**design/flow/design.v**
```verilog
module rst_synch(clk, rst_n, RST_n);
  input RST_n, clk;
  output rst_n;
  reg ff1, ff2;
  always_ff @(negedge clk, negedge RST_n)
    if (!RST_n) begin
      ff1 <= 1'b0;
      ff2 <= 1'b0;
    end else begin
      ff1 <= 1'b1;
      ff2 <= ff1;
    end
  assign rst_n = ff2;
endmodule
module PWM11(clk, rst_n, duty, PWM_sig);
  input clk, rst_n;
  input[10:0] duty;
  output reg PWM_sig;
  reg[10:0] cnt;
  always_ff @(posedge clk, negedge rst_n)
    if (!rst_n) begin
      cnt <= 1'b0;
      PWM_sig <= 1'b0;
    end else begin
      cnt <= cnt + 1;
      PWM_sig <= cnt < duty;
    end
endmodule
module mtr_drv(clk, rst_n, lft_duty, rght_duty, DIRL, DIRR, PWML, PWMR);
  input clk, rst_n;
  input[11:0] lft_duty, rght_duty;
  output PWML, PWMR, DIRL, DIRR;
  wire[10:0] abs_rght_duty, abs_lft_duty;
  assign DIRR = rght_duty[11];
  assign abs_rght_duty = DIRR ? (~rght_duty[10:0]) : rght_duty[10:0];
  assign DIRL = lft_duty[11];
  assign abs_lft_duty = DIRL ? (~lft_duty[10:0]) : lft_duty[10:0];
  PWM11 rght_PWM(.clk(clk), .rst_n(rst_n), .duty(abs_rght_duty), .PWM_sig(PWMR));
  PWM11 lft_PWM(.clk(clk), .rst_n(rst_n), .duty(abs_lft_duty), .PWM_sig(PWML));
endmodule
module err_compute_DP(clk,en_accum,clr_accum,sub,sel,IR_R0,IR_R1,IR_R2,IR_R3,
                    IR_L0,IR_L1,IR_L2,IR_L3,error);
  input clk;							 
  input en_accum,clr_accum;				 
  input sub;							 
  input [2:0] sel;						 
  input [11:0] IR_R0,IR_R1,IR_R2,IR_R3;  
  input [11:0] IR_L0,IR_L1,IR_L2,IR_L3;  
  output reg signed [15:0] error;	 
	wire [15:0] selected_IR; 
	assign selected_IR = (sel==3'b000) ? {4'h0, IR_R0} :
						(sel==3'b001) ? {4'h0, IR_L0} :
						(sel==3'b010) ? {3'h0, IR_R1, 1'b0} :
						(sel==3'b011) ? {3'h0, IR_L1, 1'b0} :
						(sel==3'b100) ? {2'h0, IR_R2, 2'h0} :
						(sel==3'b101) ? {2'h0, IR_L2, 2'h0} :
						(sel==3'b110) ? {1'b0, IR_R3, 3'h0} :
						{1'b0, IR_L3, 3'h0};
	wire [15:0] selected_IR_comp;
	assign selected_IR_comp = sub ? (~selected_IR + 1'b1) : selected_IR;
	wire [15:0] next_error;
	assign next_error = error + selected_IR_comp;
  always_ff @(posedge clk)
    if (clr_accum)
	  error <= 16'h0000;
	else if (en_accum)
	  error <= next_error;  
endmodule
module err_compute_SM(sel, err_vld, IR_vld, clr_accum, en_accum, clk, rst_n);
	typedef enum reg [1:0] {IDLE, ERR, ACCUM} state_t;
		state_t state, nxt_state;
	input IR_vld, clk, rst_n;
	output logic err_vld, clr_accum, en_accum;
	output logic [2:0] sel;
	logic inc_sel, clr_sel;  
	always_ff @(posedge clk, negedge rst_n)
		if(!rst_n)
			state <= IDLE;
		else
			state <= nxt_state;
	always_ff @(posedge clk, negedge rst_n)
		if(!rst_n)
			sel <= 3'h0;
		else if(clr_sel)
			sel <= 3'h0;
		else if(inc_sel)
			sel <= sel + 1;
	always_comb begin
		nxt_state = IDLE;
		err_vld = 0;
		clr_accum = 0;
		en_accum = 0;
		inc_sel = 0;
		clr_sel = 0;
		case(state)
			IDLE: if(IR_vld) begin  
					nxt_state = ERR;
					clr_accum = 1;  
				end
			ERR: begin
					nxt_state = ACCUM;
					en_accum = 1;  
				end
			ACCUM: if(sel == 3'h7) begin  
					nxt_state = IDLE;
					err_vld = 1;  
					clr_sel = 1;
				end else begin  
					nxt_state = ERR;
					inc_sel = 1;  
				end
			default: nxt_state = IDLE;  
		endcase
	end
endmodule
module err_compute(error, err_vld, IR_vld, clk, rst_n, IR_R0,IR_R1,IR_R2,IR_R3,
                    IR_L0,IR_L1,IR_L2,IR_L3);
	input [11:0] IR_R0,IR_R1,IR_R2,IR_R3;
	input [11:0] IR_L0,IR_L1,IR_L2,IR_L3;
	input IR_vld, clk, rst_n;
	output reg signed [15:0] error;
	output logic err_vld;
	logic en_accum, clr_accum;
	wire [2:0] sel;	
	err_compute_SM sm(.sel(sel), .err_vld(err_vld), .IR_vld(IR_vld), .clr_accum(clr_accum), .en_accum(en_accum), .clk(clk), .rst_n(rst_n));			
	err_compute_DP datapath(.clk(clk),.en_accum(en_accum),.clr_accum(clr_accum),.sub(sel[0]),.sel(sel),.IR_R0(IR_R0),.IR_R1(IR_R1),.IR_R2(IR_R2),.IR_R3(IR_R3),
                    .IR_L0(IR_L0),.IR_L1(IR_L1),.IR_L2(IR_L2),.IR_L3(IR_L3),.error(error));
endmodule
module SPI_mstr16(clk,rst_n,SS_n,SCLK,MOSI,MISO,wrt,cmd,done,rd_data);
  input clk,rst_n;
  input wrt;
  input [15:0] cmd;
  input MISO;
  output reg done;		 
  output reg SS_n;		 
  output SCLK, MOSI;
  output [15:0] rd_data;
  typedef enum reg[1:0] {IDLE, FRNT_PRCH, MAIN, BCK_PRCH} state_t;
  state_t state, nxt_state;
  reg [15:0] shft_reg;
  reg [4:0] sclk_div;
  reg MISO_smpl;
  reg [3:0] bit_cnt;
  logic set_done,initialize,rst_sclk_div,shft,smpl;
  wire SCLK_rise_nxt, SCLK_fall_nxt;
  always @(posedge clk)
    if (initialize)
	  shft_reg <= cmd;
	else if (shft)
	  shft_reg <= {shft_reg[14:0],MISO_smpl};
  assign rd_data = shft_reg;
  assign MOSI = shft_reg[15];
  always @(posedge clk)
    if (smpl)
	  MISO_smpl <= MISO;
  always @(posedge clk)
    if (rst_sclk_div)
	  sclk_div <= 5'b10111;
	else
	  sclk_div <= sclk_div + 1;
  assign SCLK = sclk_div[4];
  assign SCLK_fall_nxt = &sclk_div;
  assign SCLK_rise_nxt = ~sclk_div[4] & &sclk_div[3:0];
  always @(posedge clk)
    if (initialize)
	  bit_cnt <= 4'b0000;
	else if (shft)
	  bit_cnt <= bit_cnt + 1;
  always @(posedge clk,negedge rst_n)
    if (!rst_n)
	  done <= 1'b0;			 
	else if (set_done)
	  done <= 1'b1;
	else if (initialize)
	  done <= 1'b0;
  always @(posedge clk,negedge rst_n)
    if (!rst_n)
	  SS_n <= 1'b1;			 
	else if (set_done)
	  SS_n <= 1'b1;
	else if (initialize)
	  SS_n <= 1'b0;
  always @(posedge clk, negedge	rst_n)
    if (!rst_n)
	  state <= IDLE;
	else
	  state <= nxt_state;
  always_comb begin
    nxt_state = IDLE;
	initialize = 0;
	rst_sclk_div = 0;
	set_done = 0;
	shft = 0;
	smpl = 0;
	case (state)
	  IDLE : begin
	    if (wrt) begin
		  initialize = 1;
		  nxt_state = FRNT_PRCH;
		end	 
        rst_sclk_div = 1;			 
	  end
	  FRNT_PRCH : begin
	    if (SCLK_rise_nxt) begin
		  smpl = 1;
		  nxt_state = MAIN;
		end else
		  nxt_state = FRNT_PRCH;
	  end
	  MAIN : begin
	    smpl = SCLK_rise_nxt;
		shft = SCLK_fall_nxt;
		if (&bit_cnt & SCLK_rise_nxt)
		  nxt_state = BCK_PRCH;
		else
		  nxt_state = MAIN;
	  end
	  BCK_PRCH : begin
	    if (SCLK_fall_nxt) begin
		  rst_sclk_div = 1;			 
		  set_done = 1;
		  shft = 1;
		  nxt_state = IDLE;
		end else
		  nxt_state = BCK_PRCH;  
	  end
	endcase
  end
endmodule
module A2D_intf(res, cnv_cmplt, strt_cnv, chnnl, SS_n, SCLK, MOSI, MISO, clk, rst_n);
typedef enum reg [1:0] {IDLE, CMD1, WAIT, CMD2} state_t;
	state_t state, nxt_state;
input strt_cnv, clk, rst_n;
input [2:0] chnnl;
output logic cnv_cmplt;
output [11:0] res;
input MISO;
output SS_n, SCLK, MOSI;
logic wrt, cmplt;
wire done;
wire [15:0] rd_data;
assign res[11:0] = ~rd_data[11:0];  
SPI_mstr16 spi(.cmd({2'b00, chnnl, 11'h000}), .wrt(wrt), .done(done), .rd_data(rd_data),
				.SS_n(SS_n), .SCLK(SCLK), .MOSI(MOSI), .MISO(MISO), .clk(clk), .rst_n(rst_n));
always_ff @(posedge clk, negedge rst_n)
	if(!rst_n)
		state <= IDLE;
	else
		state <= nxt_state;
always_comb begin
	nxt_state = IDLE;
	wrt = 0;
	cmplt = 0;
	case(state)
		IDLE: if(strt_cnv) begin   
				nxt_state = CMD1;
				wrt = 1;           
			end
		CMD1: if(done)             
				nxt_state = WAIT;
			   else
				nxt_state = CMD1;
		WAIT: begin
				nxt_state = CMD2;  
				wrt = 1;           
			end
		CMD2: if(done) begin       
				nxt_state = IDLE;
				cmplt = 1;         
			end else begin
				nxt_state = CMD2;
			end
		default: nxt_state = IDLE;
	endcase
end
always_ff @(posedge clk, negedge rst_n)
	if(!rst_n) begin
		cnv_cmplt <= 0;
	end else if(strt_cnv) begin  
		cnv_cmplt <= 0;
	end else if(cmplt) begin  
		cnv_cmplt <= 1;
	end
endmodule
module IR_intf(clk, rst_n, IR_R0, IR_R1, IR_R2, IR_R3, IR_L0, IR_L1, IR_L2, IR_L3, IR_en, IR_vld, line_present, SS_n, SCLK, MOSI, MISO);
  localparam LINE_THRES = 12'h040;
  parameter FAST_SIM = 0;
  input MISO, clk, rst_n;
  output reg [11:0] IR_R0, IR_R1, IR_R2, IR_R3, IR_L0, IR_L1, IR_L2, IR_L3;
  output logic IR_en, IR_vld, line_present;
  output SS_n, SCLK, MOSI;
  reg [17:0] tmr;
  reg [11:0] IR_max;
  logic rst_tmr, strt_cnv, clr, EN_R0, EN_R1, EN_R2, EN_R3, EN_L0, EN_L1, EN_L2, EN_L3, inc_chnnl, clr_chnnl;
  logic [2:0] chnnl;
  wire nxt_round, settled, cnv_cmplt;
  wire [11:0] res;
  typedef enum reg [2:0] { IDLE, WAIT_TMR, IR_SETTLE, START_CNV, WAIT_CNV } state_t;
  state_t state, next_state;
  A2D_intf a2d(.clk(clk), .rst_n(rst_n), .chnnl(chnnl), .strt_cnv(strt_cnv), .SS_n(SS_n), .SCLK(SCLK), .MOSI(MOSI), .MISO(MISO), .cnv_cmplt(cnv_cmplt), .res(res));
  always_ff @(posedge clk)
    if (EN_R0)
      IR_R0 <= res;
  always_ff @(posedge clk)
    if (EN_R1)
      IR_R1 <= res;
  always_ff @(posedge clk)
    if (EN_R2)
      IR_R2 <= res;
  always_ff @(posedge clk)
    if (EN_R3)
      IR_R3 <= res;
  always_ff @(posedge clk)
    if (EN_L0)
      IR_L0 <= res;
  always_ff @(posedge clk)
    if (EN_L1)
      IR_L1 <= res;
  always_ff @(posedge clk)
    if (EN_L2)
      IR_L2 <= res;
  always_ff @(posedge clk)
    if (EN_L3)
      IR_L3 <= res;
  always_ff @(posedge clk, negedge rst_n)
	if(!rst_n)
	  chnnl <= 3'b000;
    else if (clr_chnnl)
      chnnl <= 3'b000;
    else if (inc_chnnl)
      chnnl <= chnnl + 1;
  always_ff @(posedge clk, negedge rst_n)
  	if(!rst_n)
	  tmr <= 18'h00000;
    else if (rst_tmr)
      tmr <= 18'h00000;
    else
      tmr <= tmr + 1;
  always_ff @(posedge clk, negedge rst_n)
    if (!rst_n)
      state <= IDLE;
    else
      state <= next_state;
  always_ff @(posedge clk, negedge rst_n)
    if (!rst_n)
      line_present <= 1'b0;
    else if (IR_vld) begin
      if (IR_max > LINE_THRES)
        line_present <= 1'b1;
      else
        line_present <= 1'b0;
    end
  always_ff @(posedge clk,negedge rst_n)
    if(!rst_n)
      IR_max <= 12'h000;
    else if (clr)
      IR_max <= 12'h000;
    else if (cnv_cmplt && res > IR_max)
      IR_max <= res;
  always_comb begin
	next_state = IDLE;
    clr = 0;
    IR_en = 0;
    IR_vld = 0;
    rst_tmr = 0;
    strt_cnv = 0;
    inc_chnnl = 0;
    clr_chnnl = 0;
    EN_R0 = 0;
    EN_R1 = 0;
    EN_R2 = 0;
    EN_R3 = 0;
    EN_L0 = 0;
    EN_L1 = 0;
    EN_L2 = 0;
    EN_L3 = 0;
    case(state)
      default : begin
        clr = 1;
        rst_tmr = 1;
        next_state = WAIT_TMR;
      end
      WAIT_TMR : if (nxt_round) begin
        rst_tmr = 1;
        next_state = IR_SETTLE;
        clr = 1;
      end else begin
        clr = 1;
        next_state = WAIT_TMR;
      end
      IR_SETTLE : if (settled) begin
        IR_en = 1;
        clr_chnnl = 1;
        next_state = START_CNV;
      end else begin
        IR_en = 1;
        next_state = IR_SETTLE;
      end
      START_CNV : begin
        IR_en = 1;
        strt_cnv = 1;
        next_state = WAIT_CNV;
      end
      WAIT_CNV : if (cnv_cmplt) begin
        case (chnnl)
          3'b001 : EN_R1 = 1;
          3'b010 : EN_R2 = 1;
          3'b011 : EN_R3 = 1;
          3'b100 : EN_L0 = 1;
          3'b101 : EN_L1 = 1;
          3'b110 : EN_L2 = 1;
          3'b111 : EN_L3 = 1;
          default : EN_R0 = 1;
        endcase
        inc_chnnl = 1;
        if (chnnl == 3'b111) begin
		      rst_tmr = 1;
          IR_vld = 1;
          next_state = IDLE;
        end else begin
          IR_en = 1;
          next_state = START_CNV;
        end
      end else begin
        IR_en = 1;
        next_state = WAIT_CNV;
      end
    endcase
  end
  generate 
    if (FAST_SIM) begin
      assign nxt_round = &tmr[13:0];
      assign settled = &tmr[10:0];
    end else begin
      assign nxt_round = &tmr;
      assign settled = &tmr[11:0];
    end 
  endgenerate
endmodule
module PID(lft_speed, rght_speed, moving, error, err_vld, go, line_present, clk, rst_n);
	parameter FAST_SIM = 0;       
	localparam P_coeff = 7'h06;   
	localparam I_coeff = 7'h01;   
	localparam D_coeff = 7'h38;   
	output [11:0] lft_speed;      
	output [11:0] rght_speed;     
	output wire moving;           
	input [15:0] error;
	input err_vld, go, line_present;
	input clk, rst_n;
	reg [10:0] FRWRD;             
	reg signed [14:0] P_term;
	reg signed [9:0] I_term;
	reg signed [14:0] D_term;
	reg signed [14:0] P_term_flopped;
	reg signed [9:0] I_term_flopped;
	reg signed [14:0] D_term_flopped;
	wire signed [14:0] PID;
	wire [11:0] FRWRD_sum;
	wire [11:0] FRWRD_diff;
	wire incr_en;
	assign PID = go ? (P_term_flopped + {{5{I_term_flopped[9]}},I_term_flopped} + D_term_flopped) : 15'h0000;
	assign moving = (FRWRD > 11'h080) ? 1'b1 : 1'b0;  
	assign lft_speed = moving ? FRWRD_sum : {1'b0, FRWRD};  
	assign rght_speed = moving ? FRWRD_diff : {1'b0, FRWRD};  
	assign FRWRD_sum = {1'b0, FRWRD} + PID[14:3];  
	assign FRWRD_diff = {1'b0, FRWRD} - PID[14:3];
	assign incr_en = err_vld && ~&FRWRD[9:8];  
	always_ff @(posedge clk) begin
		P_term_flopped <= P_term;
		I_term_flopped <= I_term;  
		D_term_flopped <= D_term;
	end
	generate
		if(FAST_SIM) begin
			always_ff @(posedge clk, negedge rst_n)
				if(!rst_n)
					FRWRD <= 11'h000;
				else if(!go)
					FRWRD <= 11'h000;
				else if(incr_en)
					FRWRD <= FRWRD + 6'h20;
		end else begin
			always_ff @(posedge clk, negedge rst_n)
				if(!rst_n)
					FRWRD <= 11'h000;
				else if(!go)
					FRWRD <= 11'h000;
				else if(incr_en)
					FRWRD <= FRWRD + 6'h04;
		end
	endgenerate
	wire signed [10:0] err_sat;
	assign err_sat = (!error[15] && |error[14:10]) ? 11'h3ff :
						(error[15] && ~&error[14:10]) ? 11'h400 :
						error[10:0];
	assign P_term = $signed(P_coeff)*err_sat;  
	logic [10:0] err_sat_flopped, prev_err;
	wire [10:0] D_diff;
	wire signed [7:0] D_diff_sat;
	always_ff @(posedge clk, negedge rst_n)
		if(!rst_n) begin
			err_sat_flopped <= 11'h000;
			prev_err <= 11'h000;
		end else if(err_vld) begin
			err_sat_flopped <= err_sat;
			prev_err <= err_sat_flopped;
		end
	assign D_diff = err_sat - prev_err;
	assign D_diff_sat = (!D_diff[10] && |D_diff[9:7]) ? 8'h7f :
						(D_diff[10] && ~&D_diff[9:7]) ? 8'h80 :
						D_diff[7:0];
	assign D_term = $signed(D_coeff)*D_diff_sat;
	logic signed [15:0] integrator;
    logic [15:0] ext_err_sat;  
    logic [15:0] temp_sum;  
    logic [15:0] res_sum;  
    logic overflow_sel;  
    logic res_sel;  
    assign ext_err_sat = { {5{err_sat[10]}}, err_sat[10:0] };
    assign temp_sum = integrator + ext_err_sat;  
    assign res_sum = (~overflow_sel && err_vld) ? temp_sum : integrator;  
	assign I_term = $signed(I_coeff)*integrator[15:6];
    always_ff @(posedge clk, negedge rst_n)
        if (!rst_n)
            integrator <= 0;
        else if (res_sel)
            integrator <= 0;
        else
            integrator <= res_sum;
    always_comb begin
        overflow_sel = 0;
        if (ext_err_sat[15] == integrator[15] && ext_err_sat[15] != temp_sum[15]) begin
            overflow_sel = 1;
        end
    end
    logic prev_line;  
    always_ff @(posedge clk, negedge rst_n)
        if (!rst_n) 
            prev_line <= 0;
        else
            prev_line <= line_present;
    logic pos_edge;  
    assign pos_edge = (prev_line == 0) && (line_present == 1);
    assign res_sel = pos_edge | (~go) | (~moving);
endmodule
module UART_rcv(rdy, rx_data, clr_rdy, RX, clk, rst_n);
typedef enum reg [1:0] {IDLE, START, RXS} state_t;
	state_t state, nxt_state;
input clk, rst_n;
input clr_rdy;
output [7:0] rx_data;
input RX;
output reg rdy;
reg [12:0] baud_cnt;
reg [3:0] bit_cnt;
reg [8:0] rx_shft_reg;
reg RX_metastable, RX_stable, RX_previous;
reg start, shift, receiving, set_rdy;  
always_ff @(posedge clk)
	if(start)
		bit_cnt <= 4'h0;
	else if(shift)
		bit_cnt <= bit_cnt+1;
always_ff @(posedge clk)
	if(start)
		baud_cnt <= 13'h0000;
	else if(shift)
		baud_cnt <= 13'h0000;
	else if(receiving)
		baud_cnt <= baud_cnt+1;
assign shift = (baud_cnt == 13'h1458);  
always_ff @(posedge clk)
	RX_metastable <= RX;
always_ff @(posedge clk) begin
	RX_stable <= RX_metastable;
	RX_previous <= RX_stable;  
end
always_ff @(posedge clk)
	if(shift)
		rx_shft_reg <= {RX_stable, rx_shft_reg} >> 1;  
assign rx_data = rx_shft_reg;
always_ff @(posedge clk, negedge rst_n)
	if(!rst_n)
		rdy <= 1'b0;
	else if(clr_rdy || start)
		rdy <= 1'b0;
	else if(set_rdy)
		rdy <= 1'b1;
always_ff @(posedge clk, negedge rst_n)
	if(!rst_n)
		state <= IDLE;
	else
		state <= nxt_state;
always_comb begin
	nxt_state = IDLE;
	start = 0;
	receiving = 0;
	set_rdy = 0;
	case(state)
		IDLE: if(!RX_stable && RX_previous) begin  
				nxt_state = START;
				start = 1;
			end
		START: begin
			nxt_state = RXS;
			receiving = 1;
			end
		RXS: if(bit_cnt == 4'h9) begin  
				nxt_state = IDLE;
				set_rdy = 1;
			end else begin
				nxt_state = RXS;
				receiving = 1;
			end
		default: nxt_state = IDLE;  
	endcase
end
endmodule
module UART_wrapper(cmd_rdy, clr_cmd_rdy, cmd, RX, clk, rst_n);
typedef enum reg [1:0] {BYTE1, BYTE2} state_t;
	state_t state, nxt_state;
input clr_cmd_rdy, RX, clk, rst_n;
output logic [15:0] cmd;
output logic cmd_rdy;
wire rx_rdy;
wire [7:0] rx_data;
logic clr_rx_rdy, set_cmd_rdy, shft_byte;
UART_rcv UART_rx(.clk(clk),.rst_n(rst_n),.RX(RX),.rdy(rx_rdy),.rx_data(rx_data),.clr_rdy(clr_rx_rdy));
always_ff @(posedge clk)
	if(shft_byte)
		cmd <= {cmd[7:0],rx_data[7:0]};  
always_ff @(posedge clk, negedge rst_n)
	if(!rst_n)
		state <= BYTE1;
	else
		state <= nxt_state;
always_comb begin
	nxt_state = BYTE1;
	clr_rx_rdy = 0;
	shft_byte = 0;
	set_cmd_rdy = 0;
	case(state)
		BYTE1: if(rx_rdy) begin  
			shft_byte = 1;  
			clr_rx_rdy = 1;  
			nxt_state = BYTE2;
		end
		BYTE2: if(rx_rdy) begin  
			shft_byte = 1;  
			clr_rx_rdy = 1;  
			set_cmd_rdy = 1;  
			nxt_state = BYTE1;
		end else
			nxt_state = BYTE2;
		default: nxt_state = BYTE1;
	endcase
end
always_ff @(posedge clk, negedge rst_n)
	if(!rst_n)
		cmd_rdy <= 0;
	else if(clr_cmd_rdy)
		cmd_rdy <= 0;
	else if(set_cmd_rdy)
		cmd_rdy <= 1;
endmodule
module cmd_proc(clk,rst_n,BMPL_n,BMPR_n,go,err_opn_lp,line_present,buzz,RX);
input clk,rst_n,BMPL_n,BMPR_n,RX,line_present;
output logic go;
output logic buzz;
output reg [15:0] err_opn_lp;
logic last_veer_right, nxt_cmd, cmd_rdy, cap_cmd, rst_tmr;
logic [15:0] cmd;
logic [1:0] cmd_reg;
logic [15:0] cmd_shft_reg;
logic [25:0] tmr;
logic REV_tmr1, REV_tmr2, BMP_DBNC_tmr;
logic shft;
logic en_buzz;
logic [14:0] buzz_cntr;
parameter FAST_SIM = 0;
UART_wrapper UART(.cmd(cmd), .cmd_rdy(cmd_rdy), .clr_cmd_rdy(cap_cmd), .RX(RX), .clk(clk), .rst_n(rst_n));
always_ff @(posedge clk, negedge rst_n)begin 
	if(!rst_n)
		cmd_shft_reg[15:0] <= 16'h0000;
	else if(cap_cmd) begin 
		cmd_shft_reg[15:0] <= cmd[15:0];
	end else if(shft) begin 
		cmd_shft_reg[15:0] <= {2'b0 , cmd_shft_reg[15:2]}; 
	end 
end 
assign cmd_reg[1:0] = cmd_shft_reg[1:0];
always_ff@(posedge clk, negedge rst_n) begin 
	if(!rst_n)
		buzz_cntr <= 15'b000000000000000;
	else if(en_buzz)
		buzz_cntr <= buzz_cntr + 1;
end 
assign buzz = buzz_cntr[14];
always_ff @(posedge clk, negedge rst_n) begin 
	if(!rst_n)
		last_veer_right <= 0;
	else if(nxt_cmd)
		last_veer_right <= cmd_reg[0];
end 
always_ff @(posedge clk, negedge rst_n) begin
	if(!rst_n)
		tmr <= 0;
	else if(rst_tmr)
		tmr <= 0;
	else
		tmr <= tmr + 1;
end 
typedef enum reg [3:0] { IDLE, READY, CLR_GO, ASSERT_ERR_OPN_LP_1,ASSERT_ERR_OPN_LP_2, RST_ERR_OPN_LP, ASSERT_LFT_RGHT_ERR,BUZZ_100MS, BUZZ, REGULAR_VEER} state_t;
state_t state, next_state;
  always_ff @(posedge clk, negedge rst_n)
    if (!rst_n)
      state <= IDLE;
    else
      state <= next_state;
assign shft = nxt_cmd;
always_comb begin 
	next_state = IDLE;
	nxt_cmd = 0;
	cap_cmd = 0;
	err_opn_lp = 0;
	go = 0;
	rst_tmr = 0;
	en_buzz = 0;
	case (state) 
	IDLE : begin 
		if(cmd_rdy && line_present) begin 
			next_state = READY;
			cap_cmd = 1;
			go = 1;
		end else
			next_state = IDLE;
	end 
	READY : begin
		cap_cmd = 0;
		if(line_present) begin 
			if(!BMPL_n || !BMPR_n) begin 
				go = 0;
				rst_tmr = 1;
				en_buzz = 1;
				next_state = BUZZ_100MS;
				if(BMPL_n && BMPR_n)
					next_state = READY;
				else
					next_state = BUZZ;
			end else begin
				go = 1;
				next_state = READY;
			end
		end else if(cmd_shft_reg[1:0] == 2'b11) begin 
			go = 0;
			rst_tmr = 1;
			next_state = ASSERT_ERR_OPN_LP_1;
		end else if(|cmd_shft_reg[1:0]) begin
			go = 1;
			rst_tmr = 1;
			next_state = REGULAR_VEER;
		end else begin 
			go = 0;
			rst_tmr = 1;
			next_state = IDLE;
		end 
	end
	REGULAR_VEER : begin
		go = 1;
		if(cmd_shft_reg[0]) begin
			err_opn_lp = 16'h340;
			next_state = REGULAR_VEER;
		end else begin
			err_opn_lp = -16'h340;
			next_state = REGULAR_VEER;
		end 
		if(line_present) begin 
			nxt_cmd = 1;
			next_state = READY;
		end else
			next_state = REGULAR_VEER;
	end
	ASSERT_ERR_OPN_LP_1 : begin 
		go = 1;
		if(!last_veer_right) begin 
			if(!REV_tmr1) begin 
				err_opn_lp = -16'h1E0;
				next_state = ASSERT_ERR_OPN_LP_1;
			end else begin 
				go = 0;
				rst_tmr = 1;
				next_state = ASSERT_ERR_OPN_LP_2;
			end 
		end else begin 
			if(!REV_tmr1) begin 
				err_opn_lp = 16'h1E0;
				next_state = ASSERT_ERR_OPN_LP_1;
			end else begin 
				go = 0;
				rst_tmr = 1;
				next_state = ASSERT_ERR_OPN_LP_2;
			end 
		end
	end 
	ASSERT_ERR_OPN_LP_2 : begin 
		go = 1;
		if(!last_veer_right) begin 
			if(!REV_tmr2) begin 
				err_opn_lp = 16'h380;
				next_state = ASSERT_ERR_OPN_LP_2;
			end else begin 
				rst_tmr = 1;
				next_state = RST_ERR_OPN_LP;
			end 
		end else begin 
			if(!REV_tmr2) begin 
				err_opn_lp = -16'h380;
				next_state = ASSERT_ERR_OPN_LP_2;
			end else begin 
				rst_tmr = 1;
				next_state = RST_ERR_OPN_LP;
			end 
		end
	end 
	RST_ERR_OPN_LP : begin
		go = 1; 
		err_opn_lp = 0;
		if(line_present) begin
			nxt_cmd = 1;
			next_state = READY;
		end	else
			next_state = RST_ERR_OPN_LP;
	end 
	BUZZ_100MS : begin
		en_buzz = 1;
		if(BMP_DBNC_tmr) begin 
			if(BMPL_n && BMPR_n) begin 
				en_buzz = 0;
				next_state = READY;
			end else begin 
				next_state = BUZZ;
			end
		end else
			next_state = BUZZ_100MS;
	end 
	BUZZ : begin
		en_buzz = 1;
		if(BMPL_n && BMPR_n) begin 
			en_buzz = 0;
			next_state = READY;
		end else begin 
			next_state = BUZZ;
		end
	end 
	endcase
end 
 generate 
    if (FAST_SIM) begin
      assign REV_tmr1 = tmr[20:16] == 5'h0A ? 1'b1 : 1'b0;
      assign REV_tmr2 = tmr[20:16] == 5'h10 ? 1'b1 : 1'b0;
	  assign BMP_DBNC_tmr = &tmr[16:0];
    end else begin
      assign REV_tmr1 = tmr[20:16] == 5'h16 ? 1'b1 : 1'b0;
      assign REV_tmr2 = tmr[25:21] == 5'h1F ? 1'b1 : 1'b0;
	  assign BMP_DBNC_tmr = &tmr[21:0];
    end 
  endgenerate
endmodule 
module MazeRunner(clk,RST_n,SS_n,MOSI,MISO,SCLK,PWMR,PWML,
                  DIRR,DIRL,IR_EN,BMPL_n,BMPR_n,buzz,
				  buzz_n,RX,LED);
  input clk;		 
  input RST_n;		 
  output SS_n;		 
  output MOSI;		 
  output SCLK;		 
  input MISO;		 
  output PWMR;		 
  output PWML;		 
  output DIRR;		 
  output DIRL;		 
  output IR_EN;		 
  input BMPL_n;		 
  input BMPR_n;		 
  output buzz;		 
  output buzz_n;
  input RX;			 
  output [7:0] LED;	 
  wire rst_n;		 
  wire send_resp;	 
  wire cmd_rdy;		 
  wire [15:0] cmd;	 
  wire clr_cmd_rdy;	 
  wire [11:0] IR_R0,IR_R1,IR_R2,IR_R3;
  wire [11:0] IR_L0,IR_L1,IR_L2,IR_L3;
  wire moving;
  wire IR_vld;					 
  wire line_present;		 
  wire err_vld;				 
  wire go;
  wire [15:0] err_raw;		 
  wire [15:0] err_opn_lp;	 
  wire [15:0] error;		 
  wire signed [11:0] lft_spd,rght_spd;
  wire bmp_raw;				 
  localparam FAST_SIM = 1;		 
  rst_synch iRST(.clk(clk),.RST_n(RST_n),.rst_n(rst_n));
  mtr_drv iDRV(.clk(clk), .rst_n(rst_n), .lft_duty(lft_spd), .rght_duty(rght_spd), .DIRL(DIRL), .DIRR(DIRR), .PWML(PWML), .PWMR(PWMR));
  IR_intf #(.FAST_SIM(FAST_SIM)) iINTF(.clk(clk), .rst_n(rst_n), .IR_R0(IR_R0), .IR_R1(IR_R1), .IR_R2(IR_R2), .IR_R3(IR_R3), .IR_L0(IR_L0), .IR_L1(IR_L1), .IR_L2(IR_L2), .IR_L3(IR_L3), .IR_en(IR_EN), .IR_vld(IR_vld), .line_present(line_present), .SS_n(SS_n), .SCLK(SCLK), .MOSI(MOSI), .MISO(MISO));
  err_compute iERR(.error(err_raw), .err_vld(err_vld), .IR_R0(IR_R0), .IR_L0(IR_L0), .IR_R1(IR_R1), .IR_L1(IR_L1), .IR_R2(IR_R2), .IR_L2(IR_L2), .IR_R3(IR_R3), .IR_L3(IR_L3), .IR_vld(IR_vld), .clk(clk), .rst_n(rst_n));
  cmd_proc #(FAST_SIM) iCMDPROC(.clk(clk), .rst_n(rst_n), .BMPL_n(BMPL_n), .BMPR_n(BMPR_n), .go(go), .err_opn_lp(err_opn_lp), .line_present(line_present), .buzz(buzz), .RX(RX));
  assign buzz_n = ~buzz;
  assign error = (line_present) ? err_raw : err_opn_lp;	 
  PID #(.FAST_SIM(FAST_SIM)) iPID(.clk(clk), .rst_n(rst_n), .lft_speed(lft_spd), .rght_speed(rght_spd), .moving(moving), .error(error), .err_vld(err_vld), .go(go), .line_present(line_present));
  assign LED = 0;  
endmodule
```
**design/flow/run.sh**
```bash
#!/bin/bash
# the make line also repeats each setting of config.mk as NAME=value (left out here)
make -C /OpenROAD-flow-scripts/flow DESIGN_CONFIG=/design/flow/config.mk WORK_HOME=/design/flow/orfs CLKGATE_MAP_FILE= finish
```
**design/flow/config.mk**
```make
export PLATFORM = sky130hd
export DESIGN_NAME = MazeRunner
export DESIGN_NICKNAME = MazeRunner
export VERILOG_FILES = /design/flow/design.v
export SDC_FILE = /design/flow/constraint.sdc
export NUM_CORES = 4
export LEC_CHECK = 0
export ABC_AREA = 1
export CAP_MARGIN = 20
export CELL_PAD_IN_SITES_DETAIL_PLACEMENT = 0
export CORE_MARGIN = 2
export CORE_UTILIZATION = 72
export CTS_CLUSTER_SIZE = 73
export MIN_ROUTING_LAYER = met1
export PLACE_DENSITY_LB_ADDON = 0.17
export SETUP_SLACK_MARGIN = 0.47
export SLEW_MARGIN = 20
```
**design/flow/constraint.sdc**
```tcl
create_clock -name core_clock -period 4.43 [get_ports {clk}]
set_input_delay 0.8860 -clock core_clock [delete_from_list [all_inputs] [get_ports {clk}]]
set_output_delay 0.8860 -clock core_clock [all_outputs]
set_load 0.01 [all_outputs]
```
==> impl_metrics.env, run 1 <==
# source this file to load flow results
export IMPL_hold_start="iRST.ff1"
export IMPL_post_route_min_period_ns=7.16
export IMPL_ant_nets=0
export IMPL_synth_top_area_share_pct=20.3
export IMPL_post_route_drc_count=0
export IMPL_clockPowerShare_pct=48.3
export IMPL_mi_logic_area_sq_um=12000
export IMPL_syn_instance_count=2524
export IMPL_total_cell_area_at_the_placement_stage_sq_um=24400
export IMPL_status="complete, but fails checks"
export IMPL_critical_path_s_top_delay_family="AND-OR/OR-AND gates"
export IMPL_placement_rows=64
export IMPL_power_combinational_total_uw=165
export IMPL_max_clock_freq_ghz=0.140
export IMPL_synth_distinct_cells=71
export IMPL_cts_sink_cnt=409
export IMPL_grt_max_degree=75
export IMPL_holdCritPathClass="reg -> reg"
export IMPL_finalSetupViolations=38
export IMPL_ys_sh_xor_pct=5.13
export IMPL_finalHoldViolCount=0
export IMPL_pin_count=24
export IMPL_kind_of_launch_point_of_the_worst_setup_path="flip-flop"
export IMPL_route_detailed_vias_per_inst=7.08
export IMPL_power_density_cell_area_nw_per_um2=275
export IMPL_dr_total_vias=23400
export IMPL_finalWeightedCongestion=0.921
export IMPL_grt_first_pass_wirelength_mm=99.4
export IMPL_routedWlPerCell_microns=27.5
export IMPL_slew_violations=0
export IMPL_clock_latency_late_pin_ns=0.63
export IMPL_antenna_violations_before_repair=4
export IMPL_initial_drc_count=4471
export IMPL_regArea_sq_um=10400
export IMPL_critPathMaxStageDelay_ns=0.63
export IMPL_netlist_logic_family_top="simple AND/OR/NAND/NOR gates"
export IMPL_simple_gate_share_pct=17.8
export IMPL_fin_crit_sh_pct=162
export IMPL_yosysTopAreaCell="sky130_fd_sc_hd__dfrtp_1"
export IMPL_core_outline_area_sq_um=30600
export IMPL_cts_hold_fix_buffers=0
export IMPL_cp_startpoint="iCMDPROC.tmr[18]"
export IMPL_pwr_group_sequential_mw=3.93
export IMPL_n_fill_cell=862
export IMPL_synthAoiAreaFrac_pct=11.4
export IMPL_crit_path_max_fanout=6
export IMPL_worstSetupPathDepth=35
export IMPL_cp_required_ns=4.89
export IMPL_total_leakage_power_nw=12.9
export IMPL_openroad_warnings=49
export IMPL_tightest_slew_ns=1.42
export IMPL_numPortBuffers=15
export IMPL_fin_nets=3055
export IMPL_path_common_cell="sky130_fd_sc_hd__a21oi_2"
export IMPL_grt_busiest_layer="met2"
export IMPL_clock_net_power_mw=3.82
export IMPL_worst_hold_path_endpoint="iRST.ff2"
export IMPL_p_comb_share_pct=2.1
export IMPL_setup_worst_path_class="reg -> reg"
export IMPL_yosysWarningCount=15
export IMPL_clk_transition_reported_paths_ns=0.07
export IMPL_die_h_microns=180
export IMPL_enable_flop_cells=125
export IMPL_fp_dieW_microns=180
export IMPL_netlist_area_sq_um=22400
export IMPL_post_dp_hpwl_mm=37.6
export IMPL_unrepaired_setup_endpoints_after_global_routing="true"
export IMPL_postSynth_topFlopCell="sky130_fd_sc_hd__dfrtp_1"
export IMPL_post_layout_total_power_mw=7.91
export IMPL_timing_slew_headroom_pct=4.43
export IMPL_finish_cell_count_without_fillers=3299
export IMPL_intPower_mw=6.05
export IMPL_htree_levels=2
export IMPL_ys_cells=2524
export IMPL_first_global_vias=20300
export IMPL_fp_util_pct=73.1
export IMPL_reg2reg_setup_slack_ns=-2.73
export IMPL_synthesized_chip_area_reported_by_yosys_sq_um=22400
export IMPL_number_of_optimization_iterations_in_the_first_detailed_route_pass=15
export IMPL_instance_count_after_placement_with_tap_cells_included=3067
export IMPL_synthArstFlopShare_pct=46.7
export IMPL_synth_flops=409
export IMPL_synth_adder_area_share_pct=11.1
export IMPL_final_area_sq_um=28700
export IMPL_layout_failed_checks="negative setup slack"
export IMPL_synth_seq_area_share_pct=46.5
export IMPL_cts_root_buffer="sky130_fd_sc_hd__clkbuf_16"
export IMPL_layout_area_overhead_vs_synth_pct=28.5
export IMPL_worst_r2r_endpoint="iPID.D_term_flopped[12]"
export IMPL_total_switching_power_mw=1.86
export IMPL_maxPowerGroup="sequential cells"
export IMPL_die_area_sq_um=32500
export IMPL_switching_part_of_the_total_pct=23.5
export IMPL_worst_setup_path_end_kind="flip-flop"
export IMPL_vdd_ir_drop_max_v=0.000343
export IMPL_globalRouteTotalUtil_pct=37.3
export IMPL_ys_top_cells_by_area="sky130_fd_sc_hd__dfrtp_1 20%, sky130_fd_sc_hd__edfxtp_1 17%, sky130_fd_sc_hd__ha_1 9.1%"
export IMPL_wirelength_mm=90.7
export IMPL_groute_layer_met1_usage_pct=44.1
export IMPL_place_ws_ns=-1.09
export IMPL_gr_usage_met2_pct=65.2
export IMPL_drv_max_cap_violation_count=0
export IMPL_r2r_start="iCMDPROC.tmr[18]"
export IMPL_global_route_usage_met3_pct=6.35
export IMPL_muxShareOfSynthArea_pct=0.146
export IMPL_worstPathBufferInverterCount=6
export IMPL_post_synth_cell_area_avg_sq_um=8.86
export IMPL_max_clock_path_buffers=3
export IMPL_finalHoldWorstSlack_ns=0.309
export IMPL_globalRoute_totalOverflow=0
export IMPL_cts_tree="yes"
export IMPL_synth_top_cells_by_count="463 x sky130_fd_sc_hd__nand2_1, 376 x sky130_fd_sc_hd__inv_1, 181 x sky130_fd_sc_hd__dfrtp_1, 175 x sky130_fd_sc_hd__o21ai_0, 168 x sky130_fd_sc_hd__nor2_1"
export IMPL_min_path_cells=0
export IMPL_critical_path_endpoint="iPID.D_term_flopped[12]"
export IMPL_timing_clock_skew_ns=0.0675
export IMPL_crit_arrival_ns=7.63
export IMPL_slowest_stage="sky130_fd_sc_hd__o21ai_2"
export IMPL_share_seq_of_total_power_pct=49.7
export IMPL_yosysMostFrequentCell="sky130_fd_sc_hd__nand2_1"
export IMPL_cts_made_buffers=43
export IMPL_reg2reg_depth=35
export IMPL_timing_final_ws_setup_ns=-2.73
[per-layer routing]
metal / share of wire, % / vias up
li1: - / 8979
met1: 29 / 10500
met2: 43 / 2661
met3: 15 / 1213
met4: 13 / 8
met5: 0.21 / -
[cell type report]
type / instances / area share, %
sequential: 409 / 36.2
timing repair buffer: 345 / 10.0
clock inverter: 21 / 0.705
inverter: 390 / 5.29
multi-input combinational: 1675 / 41.8
tap: 396 / 1.72
clock buffer: 58 / 4.22
antenna: 5 / 0.0435
[through the flow]
stage	util, %	setup TNS, ns
3_5_place_dp	79.9	-9.40
2_1_floorplan	-	-665.41
3_3_place_gp	79.9	-6.64
4_1_cts	87.9	-8.76
6_report	93.9	-32.08
5_1_grt	93.9	-34.56
[repair_timing]
| action | 4_1_cts | 5_1_grt |
|---|---|---|
| gates resized | 123 | 264 |
| buffers inserted | 78 | 68 |
| gates cloned | 0 | 1 |
| pin swaps | 90 | 136 |
| endpoints found under the setup margin | 39 | 48 |
==> inputs of run 2 (changes only) <==
ABC_AREA = unset   (was 1)
CELL_PAD_IN_SITES_DETAIL_PLACEMENT = unset   (was 0)
CORE_UTILIZATION = 68   (was 72)
CTS_CLUSTER_SIZE = 38   (was 73)
MAX_ROUTING_LAYER = met4   (was unset)
MIN_ROUTING_LAYER = unset   (was met1)
PLACE_DENSITY_LB_ADDON = unset   (was 0.17)
SETUP_SLACK_MARGIN = -0.46   (was 0.47)
clock period = 4.6 ns   (was 4.43 ns; I/O delays follow)
==> impl_metrics.env, run 2 <==
# source this file to load flow results
export IMPL_status="complete, but fails checks"
export IMPL_layout_failed_checks="negative setup slack"
export IMPL_placement_rows=65
export IMPL_total_switching_power_mw=1.58
export IMPL_netlist_logic_family_top="simple AND/OR/NAND/NOR gates"
export IMPL_final_area_sq_um=26800
export IMPL_numPortBuffers=15
export IMPL_globalRoute_totalOverflow=0
export IMPL_worstSetupPathDepth=25
export IMPL_worst_setup_path_end_kind="flip-flop"
export IMPL_pin_count=24
export IMPL_power_combinational_total_uw=139
export IMPL_unrepaired_setup_endpoints_after_global_routing="true"
export IMPL_finalHoldWorstSlack_ns=0.303
export IMPL_timing_final_ws_setup_ns=-1.12
export IMPL_synth_flops=409
export IMPL_layout_area_overhead_vs_synth_pct=21.8
export IMPL_finalSetupViolations=24
export IMPL_slew_violations=0
export IMPL_synthesized_chip_area_reported_by_yosys_sq_um=22000
export IMPL_yosysMostFrequentCell="sky130_fd_sc_hd__nand2_1"
export IMPL_p_comb_share_pct=1.9
export IMPL_number_of_optimization_iterations_in_the_first_detailed_route_pass=7
export IMPL_synth_top_cells_by_count="213 x sky130_fd_sc_hd__nand2_1, 192 x sky130_fd_sc_hd__nor2_1, 181 x sky130_fd_sc_hd__dfrtp_1, 163 x sky130_fd_sc_hd__ha_1, 139 x sky130_fd_sc_hd__inv_1"
export IMPL_openroad_warnings=53
export IMPL_wirelength_mm=53.5
export IMPL_grt_first_pass_wirelength_mm=87.1
export IMPL_clock_latency_late_pin_ns=0.56
export IMPL_fp_dieW_microns=184
export IMPL_die_h_microns=184
export IMPL_fin_setup_tns_ns=-10.89
export IMPL_ys_cells=2176
export IMPL_pwr_group_sequential_mw=3.81
export IMPL_crit_arrival_ns=6.19
export IMPL_holdCritPathClass="reg -> reg"
export IMPL_path_common_cell="sky130_fd_sc_hd__a21oi_2"
export IMPL_critical_path_endpoint="iPID.D_term_flopped[14]"
export IMPL_finalCoreUtilization_pct=84.5
export IMPL_clockPowerShare_pct=46.0
export IMPL_clk_transition_reported_paths_ns=0.06
export IMPL_grt_max_degree=104
export IMPL_synth_seq_area_share_pct=47.3
export IMPL_enable_flop_cells=125
export IMPL_synth_top_area_share_pct=20.6
export IMPL_globalRouteTotalUtil_pct=32.9
export IMPL_max_clock_freq_ghz=0.175
export IMPL_vdd_ir_drop_max_v=0.000397
export IMPL_cts_sink_cnt=409
export IMPL_n_fill_cell=1781
export IMPL_setup_worst_path_class="reg -> reg"
export IMPL_routedWlPerCell_microns=18.5
export IMPL_finalHoldViolCount=0
export IMPL_die_area_sq_um=33800
export IMPL_yosysTopAreaCell="sky130_fd_sc_hd__dfrtp_1"
export IMPL_critical_path_s_top_delay_family="AND-OR/OR-AND gates"
export IMPL_htree_levels=2
export IMPL_total_leakage_power_nw=11.6
export IMPL_antenna_cells=0
export IMPL_clock_net_power_mw=3.36
export IMPL_core_outline_area_sq_um=31700
export IMPL_synthAoiAreaFrac_pct=13.3
export IMPL_fp_util_pct=69.4
export IMPL_timing_slew_headroom_pct=29.1
export IMPL_dr_total_vias=17600
export IMPL_critPathMaxStageDelay_ns=0.56
export IMPL_maxPowerGroup="sequential cells"
export IMPL_simple_gate_share_pct=14.9
export IMPL_intPower_mw=5.73
export IMPL_yosysWarningCount=15
export IMPL_kind_of_launch_point_of_the_worst_setup_path="flip-flop"
export IMPL_cts_tree="yes"
export IMPL_place_ws_ns=-1.35
export IMPL_post_route_min_period_ns=5.72
export IMPL_share_seq_of_total_power_pct=52.1
export IMPL_cp_required_ns=5.07
export IMPL_total_cell_area_at_the_placement_stage_sq_um=24600
export IMPL_route_detailed_vias_per_inst=6.07
export IMPL_muxShareOfSynthArea_pct=2.08
export IMPL_cts_hold_fix_buffers=0
export IMPL_timing_clock_skew_ns=0.0165
export IMPL_cp_startpoint="iCMDPROC.tmr[19]"
export IMPL_worst_hold_path_endpoint="iRST.ff2"
export IMPL_min_path_cells=0
export IMPL_post_dp_hpwl_mm=35.6
export IMPL_switching_part_of_the_total_pct=21.6
export IMPL_power_density_cell_area_nw_per_um2=273
export IMPL_reg2reg_depth=25
export IMPL_crit_path_max_fanout=4
export IMPL_finalWeightedCongestion=0.904
export IMPL_cts_root_buffer="sky130_fd_sc_hd__clkbuf_16"
export IMPL_initial_drc_count=1153
export IMPL_netlist_area_sq_um=22000
export IMPL_synth_distinct_cells=84
export IMPL_hold_start="iRST.ff1"
export IMPL_drv_max_cap_violation_count=0
export IMPL_fin_crit_sh_pct=124
export IMPL_reg2reg_setup_slack_ns=-1.12
export IMPL_antenna_violations_before_repair=0
export IMPL_worst_r2r_endpoint="iPID.D_term_flopped[14]"
export IMPL_fin_nets=2653
export IMPL_r2r_start="iCMDPROC.tmr[19]"
export IMPL_tightest_slew_ns=1.06
export IMPL_post_synth_cell_area_avg_sq_um=10.1
export IMPL_synthArstFlopShare_pct=46.7
export IMPL_cts_made_buffers=42
export IMPL_ant_nets=0
export IMPL_postSynth_topFlopCell="sky130_fd_sc_hd__dfrtp_1"
export IMPL_ys_top_cells_by_area="sky130_fd_sc_hd__dfrtp_1 21%, sky130_fd_sc_hd__edfxtp_1 17%, sky130_fd_sc_hd__ha_1 9.3%"
export IMPL_worstPathBufferInverterCount=4
export IMPL_first_global_vias=18100
export IMPL_max_clock_path_buffers=3
export IMPL_ys_sh_xor_pct=7.49
export IMPL_syn_instance_count=2176
export IMPL_post_route_drc_count=0
export IMPL_slowest_stage="sky130_fd_sc_hd__or4_4"
export IMPL_synth_adder_area_share_pct=11.3
## run 2: what timing repair did
action                                  4_1_cts  5_1_grt
setup buffers                                21       10
endpoints found under the setup margin       13       15
gates resized                                87       47
pin swaps                                    71       29
gates cloned                                  0        0
endpoints found under the hold margin         0        0
## run 2: routing by layer
layer	wire [microns]	global-route usage (%)
met1	21700	39.3
met2	27500	57.4
met3	2690	4.38
met4	1730	11.3
met5	0	-
## run 2: metrics by stage
stage / total power, mW / std cells
after floorplan: 3.98 / 2184
after global placement: 4.01 / 2792
after detailed placement: 4.02 / 2793
after CTS: 7.34 / 2889
after global routing: 7.52 / 2897
final: 7.32 / 2897
## run 2: cell type report
type,count,area [sq um],share of cell area [%]
Clock buffer,55,1130,4.21
Clock inverter,22,213,0.794
Inverter,140,531,1.98
Multi-Input combinational cell,1566,11600,43.3
Sequential cell,409,10400,38.8
Tap cell,402,503,1.88
Timing Repair Buffer,303,2410,8.98
==> inputs of run 3 (changes only) <==
CORE_UTILIZATION = 40   (was 68)
CTS_CLUSTER_SIZE = unset   (was 38)
MAX_ROUTING_LAYER = unset   (was met4)
PLACE_DENSITY = 0.6   (was unset)
SETUP_SLACK_MARGIN = -0.77   (was -0.46)
clock period = 7.84 ns   (was 4.6 ns; I/O delays follow)
==> impl_metrics.env, run 3 <==
# source this file to load flow results
export IMPL_r2r_start="iINTF.line_present"
export IMPL_pin_count=24
export IMPL_yosysWarningCount=15
export IMPL_synth_adder_area_share_pct=11.3
export IMPL_clock_net_power_mw=2.22
export IMPL_route_detailed_vias_per_inst=5.29
export IMPL_antenna_violations_before_repair=0
export IMPL_fin_crit_sh_pct=92.3
export IMPL_hold_start="iRST.ff1"
export IMPL_clk_transition_reported_paths_ns=0.06
export IMPL_number_of_optimization_iterations_in_the_first_detailed_route_pass=8
export IMPL_timing_slew_headroom_pct=37.2
export IMPL_ys_sh_xor_pct=7.49
export IMPL_tightest_slew_ns=0.938
export IMPL_fin_nets=2394
export IMPL_fp_util_pct=40.7
export IMPL_cts_made_buffers=47
export IMPL_antenna_cells=0
export IMPL_globalRouteTotalUtil_pct=17.0
export IMPL_intPower_mw=3.56
export IMPL_total_cell_area_at_the_placement_stage_sq_um=23000
export IMPL_postCtsResizedCells=0
export IMPL_dr_total_vias=15600
export IMPL_cts_tree="yes"
export IMPL_grt_first_pass_wirelength_mm=79.4
export IMPL_synthArstFlopShare_pct=46.7
export IMPL_cp_startpoint="iINTF.line_present"
export IMPL_reg2reg_setup_slack_ns=0.61
export IMPL_worst_r2r_endpoint="iPID.D_term_flopped[14]"
export IMPL_wirelength_mm=47.1
export IMPL_yosysTopAreaCell="sky130_fd_sc_hd__dfrtp_1"
export IMPL_total_switching_power_uw=978
export IMPL_final_area_sq_um=24600
export IMPL_worstSetupPathDepth=27
export IMPL_total_leakage_power_nw=10.3
export IMPL_clock_latency_late_pin_ns=0.59
export IMPL_core_outline_area_sq_um=54100
export IMPL_initial_drc_count=882
export IMPL_ant_nets=0
export IMPL_post_dp_hpwl_mm=33.0
export IMPL_numPortBuffers=15
export IMPL_synth_top_cells_by_count="213 x sky130_fd_sc_hd__nand2_1, 192 x sky130_fd_sc_hd__nor2_1, 181 x sky130_fd_sc_hd__dfrtp_1, 163 x sky130_fd_sc_hd__ha_1, 139 x sky130_fd_sc_hd__inv_1"
export IMPL_clockPowerShare_pct=48.9
export IMPL_openroad_warnings=47
export IMPL_crit_arrival_ns=7.72
export IMPL_p_comb_share_pct=1.7
export IMPL_max_clock_path_buffers=3
export IMPL_setup_worst_path_class="reg -> reg"
export IMPL_simple_gate_share_pct=14.9
export IMPL_cts_sink_cnt=409
export IMPL_place_ws_ns=0.775
export IMPL_power_density_cell_area_nw_per_um2=185
export IMPL_holdCritPathClass="reg -> reg"
export IMPL_synthesized_chip_area_reported_by_yosys_sq_um=22000
export IMPL_worst_hold_path_endpoint="iRST.ff2"
export IMPL_critPathMaxStageDelay_ns=0.73
export IMPL_pwr_group_sequential_mw=2.24
export IMPL_post_route_drc_count=0
export IMPL_path_common_cell="sky130_fd_sc_hd__a21oi_1"
export IMPL_synth_distinct_cells=84
export IMPL_enable_flop_cells=125
export IMPL_netlist_logic_family_top="simple AND/OR/NAND/NOR gates"
export IMPL_postSynth_topFlopCell="sky130_fd_sc_hd__dfrtp_1"
export IMPL_synthAoiAreaFrac_pct=13.3
export IMPL_critical_path_s_top_delay_family="AND-OR/OR-AND gates"
export IMPL_drv_max_cap_violation_count=0
export IMPL_syn_instance_count=2176
export IMPL_worstPathBufferInverterCount=4
export IMPL_finalHoldViolCount=0
export IMPL_layout_area_overhead_vs_synth_pct=11.6
export IMPL_critical_path_endpoint="iPID.D_term_flopped[14]"
export IMPL_first_global_vias=15700
export IMPL_maxPowerGroup="sequential cells"
export IMPL_die_area_sq_um=56900
export IMPL_post_layout_total_power_mw=4.53
export IMPL_status="complete, no violations"
export IMPL_cts_root_buffer="sky130_fd_sc_hd__clkbuf_16"
export IMPL_worst_setup_path_end_kind="flip-flop"
export IMPL_netlist_area_sq_um=22000
export IMPL_muxShareOfSynthArea_pct=2.08
export IMPL_ys_cells=2176
export IMPL_fp_dieW_microns=239
export IMPL_cts_hold_fix_buffers=0
export IMPL_kind_of_launch_point_of_the_worst_setup_path="flip-flop"
export IMPL_synth_seq_area_share_pct=47.3
export IMPL_globalRoute_totalOverflow=0
export IMPL_ys_top_cells_by_area="sky130_fd_sc_hd__dfrtp_1 21%, sky130_fd_sc_hd__edfxtp_1 17%, sky130_fd_sc_hd__ha_1 9.3%"
export IMPL_finalHoldWorstSlack_ns=0.301
export IMPL_share_seq_of_total_power_pct=49.4
export IMPL_grt_max_degree=88
export IMPL_instance_count_after_placement_with_tap_cells_included=2850
export IMPL_routedWlPerCell_microns=16.0
export IMPL_max_clock_freq_ghz=0.138
export IMPL_crit_path_max_fanout=25
export IMPL_yosysMostFrequentCell="sky130_fd_sc_hd__nand2_1"
export IMPL_reg2reg_depth=27
export IMPL_finalSetupViolations=0
export IMPL_die_h_microns=239
export IMPL_post_synth_cell_area_avg_sq_um=10.1
export IMPL_placement_rows=85
export IMPL_cp_required_ns=8.33
export IMPL_synth_flops=409
export IMPL_finish_cell_count_without_fillers=2938
export IMPL_post_cts_setup_buffers=0
export IMPL_slowest_stage="sky130_fd_sc_hd__a2111oi_0"
export IMPL_vdd_ir_drop_max_v=0.000155
export IMPL_min_path_cells=0
export IMPL_post_route_min_period_ns=7.23
export IMPL_timing_clock_skew_ns=0.0326
export IMPL_synth_top_area_share_pct=20.6
export IMPL_power_combinational_total_uw=77.8
export IMPL_slew_violations=0
export IMPL_timing_final_ws_setup_ns=0.607
export IMPL_switching_part_of_the_total_pct=21.6
export IMPL_htree_levels=2
export IMPL_finalWeightedCongestion=0.882
-- run 3: area by class of cell --
class / count / area [sq um]
Clock inverter: 21 / 250
Timing Repair Buffer: 39 / 343
Multi-Input combinational cell: 1566 / 10800
Sequential cell: 409 / 10400
Fill cell: 5011 / 29600
Tap cell: 696 / 871
Clock buffer: 67 / 1320
Inverter: 140 / 528
-- run 3: through the flow --
stage	setup TNS, ns	util, %
global placement	0	42.4
finish	0	45.4
floorplan	-339.46	-
detailed placement	0	42.5
CTS	0	45.4
global route	-0.0229	45.4
-- run 3: metal layers --
| layer | up-vias | wire length (microns) | global-route usage (%) |
|---|---|---|---|
| li1 | 7718 | - | - |
| met1 | 7483 | 21900 | 22.9 |
| met2 | 276 | 22100 | 28.3 |
| met3 | 73 | 1860 | 2.38 |
| met4 | 0 | 1180 | 5.38 |
| met5 | - | 0 | 0 |
==> inputs of run 4 (changes only) <==
CORE_UTILIZATION = 71   (was 40)
CTS_CLUSTER_DIAMETER = 30   (was unset)
MAX_ROUTING_LAYER = met4   (was unset)
PLACE_DENSITY = unset   (was 0.6)
SETUP_SLACK_MARGIN = 1.93   (was -0.77)
clock period = 7.16 ns   (was 7.84 ns; I/O delays follow)
==> impl_metrics.env, run 4 <==
# source this file to load flow results
export IMPL_status="complete, no violations"
export IMPL_muxShareOfSynthArea_pct=2.08
export IMPL_synth_adder_area_share_pct=11.3
export IMPL_number_of_optimization_iterations_in_the_first_detailed_route_pass=8
export IMPL_ys_top_cells_by_area="sky130_fd_sc_hd__dfrtp_1 21%, sky130_fd_sc_hd__edfxtp_1 17%, sky130_fd_sc_hd__ha_1 9.3%"
export IMPL_enable_flop_cells=125
export IMPL_reg2reg_setup_slack_ns=0.80
export IMPL_fin_nets=2519
export IMPL_die_h_microns=180
export IMPL_setup_worst_path_class="reg -> reg"
export IMPL_grt_max_degree=53
export IMPL_r2r_start="iPID.P_term_flopped[5]"
export IMPL_critical_path_s_top_delay_family="AND-OR/OR-AND gates"
export IMPL_crit_arrival_ns=6.86
export IMPL_cp_startpoint="iPID.P_term_flopped[5]"
export IMPL_total_cell_area_at_the_placement_stage_sq_um=22700
export IMPL_timing_final_ws_setup_ns=0.804
export IMPL_share_seq_of_total_power_pct=38.6
export IMPL_layout_area_overhead_vs_synth_pct=24.4
export IMPL_kind_of_launch_point_of_the_worst_setup_path="flip-flop"
export IMPL_power_combinational_total_uw=110
export IMPL_path_common_cell="sky130_fd_sc_hd__a21oi_2"
export IMPL_routedWlPerCell_microns=23.0
export IMPL_antenna_violations_before_repair=1
export IMPL_worstSetupPathDepth=32
export IMPL_synth_top_cells_by_count="213 x sky130_fd_sc_hd__nand2_1, 192 x sky130_fd_sc_hd__nor2_1, 181 x sky130_fd_sc_hd__dfrtp_1, 163 x sky130_fd_sc_hd__ha_1, 139 x sky130_fd_sc_hd__inv_1"
export IMPL_max_clock_freq_ghz=0.157
export IMPL_vdd_ir_drop_max_v=0.000298
export IMPL_timing_clock_skew_ns=0.0271
export IMPL_slowest_stage="sky130_fd_sc_hd__fa_1"
export IMPL_wirelength_mm=64.2
export IMPL_worst_hold_path_endpoint="iRST.ff2"
export IMPL_fin_crit_sh_pct=88.8
export IMPL_maxPowerGroup="the clock network"
export IMPL_fp_util_pct=72.0
export IMPL_crit_path_max_fanout=8
export IMPL_yosysWarningCount=15
export IMPL_post_route_drc_count=0
export IMPL_finalWeightedCongestion=0.911
export IMPL_holdCritPathClass="reg -> reg"
export IMPL_timing_slew_headroom_pct=28.1
export IMPL_yosysMostFrequentCell="sky130_fd_sc_hd__nand2_1"
export IMPL_clk_transition_reported_paths_ns=0.05
export IMPL_post_dp_hpwl_mm=32.9
export IMPL_cts_sink_cnt=409
export IMPL_placement_rows=64
export IMPL_cp_required_ns=7.66
export IMPL_drv_max_cap_violation_count=0
export IMPL_tightest_slew_ns=1.08
export IMPL_fp_dieW_microns=180
export IMPL_finalHoldViolCount=0
export IMPL_synthAoiAreaFrac_pct=13.3
export IMPL_synth_distinct_cells=84
export IMPL_worstPathBufferInverterCount=5
export IMPL_worst_r2r_endpoint="iDRV.rght_PWM.PWM_sig"
export IMPL_cts_made_buffers=78
export IMPL_hold_start="iRST.ff1"
export IMPL_total_leakage_power_nw=11.5
export IMPL_initial_drc_count=1907
export IMPL_htree_levels=3
export IMPL_cts_tree="yes"
export IMPL_intPower_mw=4.94
export IMPL_synth_flops=409
export IMPL_worst_setup_path_end_kind="flip-flop"
export IMPL_ys_cells=2176
export IMPL_slew_violations=0
export IMPL_clock_latency_late_pin_ns=0.61
export IMPL_synthArstFlopShare_pct=46.7
export IMPL_die_area_sq_um=32400
export IMPL_clockPowerShare_pct=59.6
export IMPL_switching_part_of_the_total_pct=22.6
export IMPL_grt_first_pass_wirelength_mm=90.8
export IMPL_first_global_vias=17800
export IMPL_route_detailed_vias_per_inst=6.62
export IMPL_openroad_warnings=51
export IMPL_post_synth_cell_area_avg_sq_um=10.1
export IMPL_final_area_sq_um=27400
export IMPL_cts_root_buffer="sky130_fd_sc_hd__clkbuf_16"
export IMPL_min_path_cells=0
export IMPL_pin_count=24
export IMPL_critPathMaxStageDelay_ns=0.45
export IMPL_finish_cell_count_without_fillers=2788
export IMPL_power_density_cell_area_nw_per_um2=233
export IMPL_ys_sh_xor_pct=7.49
export IMPL_ant_nets=0
export IMPL_reg2reg_depth=32
export IMPL_post_layout_total_power_mw=6.38
export IMPL_synthesized_chip_area_reported_by_yosys_sq_um=22000
export IMPL_synth_seq_area_share_pct=47.3
export IMPL_postSynth_topFlopCell="sky130_fd_sc_hd__dfrtp_1"
export IMPL_clock_net_power_mw=3.80
export IMPL_globalRoute_totalOverflow=0
export IMPL_syn_instance_count=2176
export IMPL_globalRouteTotalUtil_pct=35.7
export IMPL_pwr_group_sequential_mw=2.46
export IMPL_post_route_min_period_ns=6.36
export IMPL_simple_gate_share_pct=14.9
export IMPL_critical_path_endpoint="iDRV.rght_PWM.PWM_sig"
export IMPL_netlist_area_sq_um=22000
export IMPL_total_switching_power_mw=1.44
export IMPL_netlist_logic_family_top="simple AND/OR/NAND/NOR gates"
export IMPL_synth_top_area_share_pct=20.6
export IMPL_max_clock_path_buffers=3
export IMPL_core_outline_area_sq_um=30600
export IMPL_numPortBuffers=15
export IMPL_unrepaired_setup_endpoints_after_global_routing="true"
export IMPL_fin_setup_tns_ns=0
export IMPL_instance_count_after_placement_with_tap_cells_included=2548
export IMPL_p_comb_share_pct=1.7
export IMPL_finalSetupViolations=0
export IMPL_place_ws_ns=0.633
export IMPL_dr_total_vias=18500
export IMPL_yosysTopAreaCell="sky130_fd_sc_hd__dfrtp_1"
[run 4: through the flow]
stage | util (%) | hold slack (ns)
2_1_floorplan | - | 0.292
3_3_place_gp | 74.4 | 0.300
6_report | 89.5 | 0.317
3_5_place_dp | 74.4 | 0.315
4_1_cts | 86.9 | 0.317
5_1_grt | 89.5 | 0.326
[run 4: what timing repair did]
action	in CTS	in global routing
endpoints found under the setup margin	20	17
pin swaps	80	66
hold buffers	0	0
resized	132	94
cloned	1	0
setup buffers	54	41
[run 4: cell type report]
class / instances / area [sq um]
repair buffers: 133 / 1200
fillers: 1281 / 3210
clock buffers: 91 / 2070
inverters: 140 / 539
flip-flops and latches: 409 / 10400
clock inverters: 52 / 697
multi-input cells: 1566 / 12000
diodes: 1 / 2.50
well taps: 396 / 495
[run 4: layer usage]
layer  routed length [microns]  vias up  part of all wire, %  GRT usage (%)
li1                          -     7997                    -              -
met1                     23100     8896                   36           42.9
met2                     31300     1150                   49           60.0
met3                      5460      408                  8.5           5.64
met4                      4360        0                  6.8           15.5
met5                         0        -                    0              -
==> inputs of run 5 (changes only) <==
CORE_UTILIZATION = 72   (was 71)
CTS_CLUSTER_DIAMETER = 268   (was 30)
MAX_ROUTING_LAYER = unset   (was met4)
PLACE_DENSITY = 0.6   (was unset)
SETUP_SLACK_MARGIN = unset   (was 1.93)
clock period = 6.42 ns   (was 7.16 ns; I/O delays follow)
==> impl_metrics.env, run 5 <==
# source this file to load flow results
export IMPL_status="complete, no violations"
export IMPL_post_synth_cell_area_avg_sq_um=10.1
export IMPL_timing_slew_headroom_pct=38.5
export IMPL_worst_r2r_endpoint="iPID.D_term_flopped[14]"
export IMPL_worstSetupPathDepth=18
export IMPL_synth_top_area_share_pct=20.6
export IMPL_timing_final_ws_setup_ns=0.272
export IMPL_fin_setup_tns_ns=0
export IMPL_finalWeightedCongestion=0.904
export IMPL_cts_root_buffer="sky130_fd_sc_hd__clkbuf_16"
export IMPL_synth_adder_area_share_pct=11.3
export IMPL_timing_clock_skew_ns=0.0190
export IMPL_n_fill_cell=1945
export IMPL_pin_count=24
export IMPL_fin_nets=2398
export IMPL_max_clock_freq_ghz=0.163
export IMPL_numPortBuffers=15
export IMPL_finalSetupViolations=0
export IMPL_syn_instance_count=2176
export IMPL_path_common_cell="sky130_fd_sc_hd__a21oi_2"
export IMPL_tightest_slew_ns=0.919
export IMPL_place_ws_ns=0.0128
export IMPL_post_route_min_period_ns=6.15
export IMPL_intPower_mw=4.14
export IMPL_fp_util_pct=72.5
export IMPL_placement_rows=64
export IMPL_clock_latency_late_pin_ns=0.53
export IMPL_dr_total_vias=16000
export IMPL_ys_sh_xor_pct=7.49
export IMPL_worst_hold_path_endpoint="iRST.ff2"
export IMPL_synth_top_cells_by_count="213 x sky130_fd_sc_hd__nand2_1, 192 x sky130_fd_sc_hd__nor2_1, 181 x sky130_fd_sc_hd__dfrtp_1, 163 x sky130_fd_sc_hd__ha_1, 139 x sky130_fd_sc_hd__inv_1"
export IMPL_worst_setup_path_end_kind="primary output"
export IMPL_clk_transition_reported_paths_ns=0.06
export IMPL_netlist_logic_family_top="simple AND/OR/NAND/NOR gates"
export IMPL_power_combinational_total_uw=97.8
export IMPL_yosysWarningCount=15
export IMPL_core_outline_area_sq_um=30300
export IMPL_drv_max_cap_violation_count=0
export IMPL_clockPowerShare_pct=45.6
export IMPL_p_comb_share_pct=1.9
export IMPL_post_layout_total_power_mw=5.21
export IMPL_netlist_area_sq_um=22000
export IMPL_min_path_cells=0
export IMPL_setup_worst_path_class="reg -> out"
export IMPL_crit_arrival_ns=4.86
export IMPL_synth_distinct_cells=84
export IMPL_yosysTopAreaCell="sky130_fd_sc_hd__dfrtp_1"
export IMPL_maxPowerGroup="sequential cells"
export IMPL_ys_top_cells_by_area="sky130_fd_sc_hd__dfrtp_1 21%, sky130_fd_sc_hd__edfxtp_1 17%, sky130_fd_sc_hd__ha_1 9.3%"
export IMPL_clock_net_power_mw=2.38
export IMPL_globalRoute_totalOverflow=0
export IMPL_worstPathBufferInverterCount=2
export IMPL_vdd_ir_drop_max_v=0.000236
export IMPL_number_of_optimization_iterations_in_the_first_detailed_route_pass=5
export IMPL_power_density_cell_area_nw_per_um2=215
export IMPL_pwr_group_sequential_mw=2.73
export IMPL_cts_sink_cnt=409
export IMPL_finalHoldViolCount=0
export IMPL_total_leakage_power_nw=10.3
export IMPL_grt_first_pass_wirelength_mm=76.7
export IMPL_cts_made_buffers=42
export IMPL_route_detailed_vias_per_inst=6.08
export IMPL_cp_startpoint="iPID.D_term_flopped[3]"
export IMPL_yosysMostFrequentCell="sky130_fd_sc_hd__nand2_1"
export IMPL_initial_drc_count=1145
export IMPL_synthArstFlopShare_pct=46.7
export IMPL_cts_tree="yes"
export IMPL_hold_start="iRST.ff1"
export IMPL_critical_path_s_top_delay_family="adder cells"
export IMPL_slowest_stage="sky130_fd_sc_hd__fa_1"
export IMPL_reg2reg_depth=26
-- run 5: final cells by class --
| class | instances | area [sq um] | area share [%] |
|---|---|---|---|
| multi-input cells | 1566 | 11000 | 45.4 |
| flip-flops and latches | 409 | 10400 | 43.0 |
| clock buffers | 67 | 1270 | 5.24 |
| inverters | 140 | 528 | 2.18 |
| well taps | 396 | 495 | 2.05 |
| repair buffers | 48 | 425 | 1.76 |
| clock inverters | 10 | 85.1 | 0.352 |
-- run 5: per-stage QoR --
step	util, %	area [sq um]	hold slack, ns
3_3_place_gp	74.7	22700	0.298
4_1_cts	79.2	24000	0.305
2_1_floorplan	-	22100	0.292
6_report	79.7	24200	0.301
3_5_place_dp	74.7	22700	0.306
5_1_grt	79.7	24200	0.309
-- run 5: metal layers --
layer	up-vias	global-route usage (%)	wire length, microns
li1	7720	-	-
met1	7820	38.5	20300
met2	379	52.5	23900
met3	101	3.29	1960
met4	0	9.11	1180
met5	-	0	0
-- run 5: repair_timing --
action	CTS	global route
pin swaps	0	4
setup buffers	0	5
endpoints found under the setup margin	3	8
gates resized	4	22
Power is estimated from default activity; no workload was simulated.
